==> job 5420: inputs <==
==> flow/design.v <==
`timescale 1ns/10ps
module  ATCONV(
	input		clk,
	input		reset,
	output 	    busy,	
	input		ready,	
	output reg	[11:0]	iaddr,
	input signed [12:0]	idata,
	output	reg 	cwr,
	output  reg	[11:0]	caddr_wr,
	output reg 	[12:0] 	cdata_wr,
	output	reg 	crd,
	output reg	[11:0] 	caddr_rd,
	input 	[12:0] 	cdata_rd,
	output reg 	csel
	);
	reg [2:0] cur_state, next_state;
	localparam IDLE = 3'd0;
	localparam READ_IMAGE = 3'd1;
	localparam WRITE_MEM0 = 3'd2;
	localparam READ_MEM0 = 3'd3;
	localparam WRITE_MEM1 = 3'd4;
	localparam FINISH = 3'd5;
	reg [5:0] col, row;
	reg [4:0] tempX_L0, tempY_L0;
	reg [3:0] cnt;
	wire [3:0] is_pad;
	assign is_pad[0] = (col < 6'd2);
	assign is_pad[1] = (col > 6'd61);
	assign is_pad[2] = (row < 6'd2);
	assign is_pad[3] = (row > 6'd61);
	assign busy = !(cur_state == FINISH || cur_state == IDLE);
    reg signed [12:0] kernal;
	reg signed [29:0] conv_sum;
	reg [12:0] max;
	always @(posedge clk or posedge reset) begin
		if(reset) cur_state <= IDLE; 
		else cur_state <= next_state;
	end
	always @(*) begin
		case(cur_state)
			IDLE: begin
				if(ready == 1'b1) next_state = READ_IMAGE;
				else next_state = IDLE;
			end
			READ_IMAGE: begin
				if(cnt == 4'd11) next_state = WRITE_MEM0;
				else next_state = READ_IMAGE;
			end
			WRITE_MEM0: begin
				if(row == 6'd63 && col == 6'd63) next_state = READ_MEM0;
				else next_state = READ_IMAGE;
			end
			READ_MEM0: begin
				if(cnt == 4'd5) next_state = WRITE_MEM1;
				else next_state = READ_MEM0;
			end
			WRITE_MEM1: begin
				if(row == 6'd62 && col == 6'd62) next_state = FINISH;
				else next_state = READ_MEM0;
			end
			FINISH: begin
				next_state = IDLE;
			end
			default: begin
				next_state = IDLE;
			end
		endcase
	end
	always @(posedge clk or posedge reset) begin
		if(reset) begin
			col <= 6'd0;
			row <= 6'd0;
			cnt <= 4'd0;
			tempX_L0 <= 5'd0;
			tempY_L0 <= 5'd0;
			csel <= 1'b0;
			cwr <= 1'b0;
			crd <= 1'b0;
			max <= 13'd0;
			iaddr <= 12'd0;
			caddr_rd <= 12'd0;
			caddr_wr <= 12'd0;
			cdata_wr <= 13'd0;
		end
		else begin
			case(cur_state)
				READ_IMAGE: begin
					case(cnt)
						4'd0: begin   
							case({is_pad[2], is_pad[0]})
								2'b00: iaddr <= {row-6'd2, col-6'd2};
								2'b01: iaddr <= {row-6'd2, 6'd0};
								2'b10: iaddr <= {6'd0, col-6'd2};
								2'b11: iaddr <= {6'd0, 6'd0};
						    endcase
							conv_sum <= 30'd0;
						end
						4'd1: begin   
							if(is_pad[2] == 1'b1) iaddr <= {6'd0, col};
							else iaddr <= {row-6'd2, col};
							conv_sum <= $signed(idata) * kernal;
						end
						4'd2: begin   
							case({is_pad[2], is_pad[1]})
								2'b00: iaddr <= {row-6'd2, col+6'd2};
								2'b01: iaddr <= {row-6'd2, 6'd63};
								2'b10: iaddr <= {6'd0, col+6'd2};
								2'b11: iaddr <= {6'd0, 6'd63};
							endcase
							conv_sum <= conv_sum + $signed(idata) * kernal;
						end
						4'd3: begin   
							if(is_pad[0] == 1'b1) iaddr <= {row, 6'd0};
							else iaddr <= {row, col-6'd2};
							conv_sum <= conv_sum + $signed(idata) * kernal;
						end
						4'd4: begin   
							iaddr <= {row, col};
							conv_sum <= conv_sum + $signed(idata) * kernal;
						end
						4'd5: begin   
							if(is_pad[1] == 1'b1) iaddr <= {row, 6'd63};
							else iaddr <= {row, col+6'd2};
							conv_sum <= conv_sum + $signed(idata) * kernal;
						end
						4'd6: begin   
							case({is_pad[3], is_pad[0]})
								2'b00: iaddr <= {row+6'd2, col-6'd2};
								2'b01: iaddr <= {row+6'd2, 6'd0};
								2'b10: iaddr <= {6'd63, col-6'd2};
								2'b11: iaddr <= {6'd63, 6'd0};
							endcase
							conv_sum <= conv_sum + $signed(idata) * kernal;
						end
						4'd7: begin   
							if(is_pad[3] == 1'b1) iaddr <= {6'd63, col};
							else iaddr <= {row+6'd2, col};
							conv_sum <= conv_sum + $signed(idata) * kernal;
						end
						4'd8: begin   
							case({is_pad[3], is_pad[1]})
								2'b00: iaddr <= {row+6'd2, col+6'd2};
								2'b01: iaddr <= {row+6'd2, 6'd63};
								2'b10: iaddr <= {6'd63, col+6'd2};
								2'b11: iaddr <= {6'd63, 6'd63};
							endcase
							conv_sum <= conv_sum + $signed(idata) * kernal;
						end
						4'd9: begin
							conv_sum <= conv_sum + $signed(idata) * kernal;
						end
						4'd10: begin
							conv_sum <= conv_sum + $signed(13'h1FF4);
						end
						4'd11: begin
							caddr_wr <= {row, col};
							cdata_wr <= (conv_sum[16] || conv_sum[16:4] <= 13'd11)? 13'd0 : conv_sum[16:4]-13'd11;
						end
					endcase
					if(cnt == 11) begin
						cnt <= 4'd0;
						cwr <= 1'b1;
						csel <= 1'b0;
					end
					else 
						cnt <= cnt + 4'd1;
				end
				WRITE_MEM0: begin
					cwr <= 1'b0;
					if(col == 6'd63) begin
						col <= 6'd0;
						row <= row + 6'd1;
					end
					else 
						col <= col + 6'd1;
					if(row == 6'd63 && col == 6'd63) begin
						row <= 6'd0;
						col <= 6'd0;
						cwr <= 1'b0;
						crd <= 1'b1;
						csel <= 1'b0;
					end
				end
				READ_MEM0: begin
					case(cnt)
						4'd0: begin
							caddr_rd <= {row, col};
							max <= 13'd0;
						end
						4'd1: begin
							caddr_rd <= {row, col+6'd1};
							max <= cdata_rd;
						end
						4'd2: begin
							caddr_rd <= {row+6'd1, col};
							max <= (max > cdata_rd)? max : cdata_rd; 
						end
						4'd3: begin
							caddr_rd <= {row+6'd1, col+6'd1};
							max <= (max > cdata_rd)? max : cdata_rd; 
						end
						4'd4: begin
							max <= (max > cdata_rd)? max : cdata_rd;
						end
						4'd5: begin 
							caddr_wr <= {tempY_L0, tempX_L0};
							if(max != 13'd0) begin
								if(max[3:0] != 13'd0) cdata_wr <= (max[12:4] + 1) << 4;
								else cdata_wr <= max[12:4] << 4;
							end
							else 
								cdata_wr <= 13'd0;
						end
					endcase
					if(cnt == 4'd5) begin
						cnt <= 4'd0;
						cwr <= 1'b1;
						crd <= 1'b0;
						csel <= 1'b1;
					end
					else 
						cnt <= cnt + 4'd1;
				end
				WRITE_MEM1: begin
					if(tempX_L0 == 5'd31) begin
						tempY_L0 <= tempY_L0 + 5'd1;
						tempX_L0 <= 5'd0;
					end
					else 
						tempX_L0 <= tempX_L0 + 5'd1;
					if(col == 6'd62) begin
						col <= 6'd0;
						row <= row + 6'd2;
					end
					else
						col <= col + 6'd2;
					if(row == 6'd62 && col == 6'd62) begin
						cwr <= 1'b0;
						crd <= 1'b0;
						csel <= 1'b0;
					end
					else begin
						cwr <= 1'b0;
						crd <= 1'b1;
						csel <= 1'b0;
					end
				end
				FINISH: begin
					row <= 6'd0;
					col <= 6'd0;
					tempX_L0 <= 5'd0;
					tempY_L0 <= 5'd0;
				end
			endcase
		end
	end
	always @(*) begin
		case(cnt)
			4'd1: kernal = 13'h1FFF;
			4'd2: kernal = 13'h1FFE;
			4'd3: kernal = 13'h1FFF;
			4'd4: kernal = 13'h1FFC;
			4'd5: kernal = 13'h0010;
			4'd6: kernal = 13'h1FFC;
			4'd7: kernal = 13'h1FFF;
			4'd8: kernal = 13'h1FFE;
			4'd9: kernal = 13'h1FFF;
			default: kernal = 13'h0;
		endcase
	end
endmodule
==> flow/run.sh <==
#!/bin/bash
# the make line also repeats each setting of config.mk as NAME=value (left out here)
make -C /OpenROAD-flow-scripts/flow DESIGN_CONFIG=/design/flow/config.mk WORK_HOME=/design/flow/orfs CLKGATE_MAP_FILE= finish
==> flow/config.mk <==
export PLATFORM = sky130hd
export DESIGN_NAME = ATCONV
export DESIGN_NICKNAME = ATCONV
export VERILOG_FILES = /design/flow/design.v
export SDC_FILE = /design/flow/constraint.sdc
export NUM_CORES = 4
export LEC_CHECK = 0
export CAP_MARGIN = 20
export CORE_MARGIN = 2
export CORE_UTILIZATION = 53
export HOLD_SLACK_MARGIN = 0.29
export SETUP_SLACK_MARGIN = -0.61
export SLEW_MARGIN = 20
export TNS_END_PERCENT = 5
==> flow/constraint.sdc <==
create_clock -name core_clock -period 8.43 [get_ports {clk}]
set_input_delay 1.6860 -clock core_clock [delete_from_list [all_inputs] [get_ports {clk}]]
set_output_delay 1.6860 -clock core_clock [all_outputs]
set_load 0.01 [all_outputs]
==> job 501: changes against job 5420 <==
Settings changed: CORE_UTILIZATION 53 to 72, CTS_CLUSTER_SIZE set to 60, HOLD_SLACK_MARGIN 0.29 to not set, PLACE_DENSITY set to 0.35, SETUP_SLACK_MARGIN -0.61 to 1.96, TNS_END_PERCENT 5 to not set.
==> flow/constraint.sdc (replaced) <==
create_clock -name core_clock -period 7.37 [get_ports {clk}]
set_input_delay 1.4740 -clock core_clock [delete_from_list [all_inputs] [get_ports {clk}]]
set_output_delay 1.4740 -clock core_clock [all_outputs]
set_load 0.01 [all_outputs]
==> job 7704: changes against job 5420 <==
Settings changed: ABC_AREA set to 1, CAP_MARGIN 20 to 40, CORE_UTILIZATION 53 to 72, HOLD_SLACK_MARGIN 0.29 to not set, PLACE_DENSITY set to 0.88, SETUP_SLACK_MARGIN -0.61 to not set, TNS_END_PERCENT 5 to not set.
==> flow/constraint.sdc (replaced) <==
create_clock -name core_clock -period 4.0 [get_ports {clk}]
set_input_delay 0.8000 -clock core_clock [delete_from_list [all_inputs] [get_ports {clk}]]
set_output_delay 0.8000 -clock core_clock [all_outputs]
set_load 0.01 [all_outputs]
==> run_results.csv <==
group,metric,value,unit
critical_path,startpoint,"idata[5]",
run_status,status,"complete, no violations",
synth,ys_seq_frac,0.252,
layout,ff_latch_area,2940,um^2
-- figures above: job 5420

==> run_results.csv <==
group,metric,value,unit
placement,io_buffers,81,
run_status,haltStage,"clock tree synthesis (4_1_cts)",
synth,fp_nets,1772,
run_status,status,"stopped before the end",
die,die_h,131,um
run_status,stop_error,"[ERROR DPL-0033] detailed placement checks failed during check placement.",
-- figures above: job 7704

==> run_results.csv <==
group,metric,value,unit
run_status,status,"stopped before the end",
run_status,haltStage,"global routing (5_1_grt)",
run_status,stop_error,"[ERROR GRT-0232] Routing congestion too high. Check the congestion heatmap in the GUI.",
placement,gp_congestion,0.922,
synth,synthFlopType,"dfrtp_1",
synth,ys_seq_frac,0.252,
synth,synth_cells,1326,
synth,async_flop_share,0.851,
-- figures above: job 501

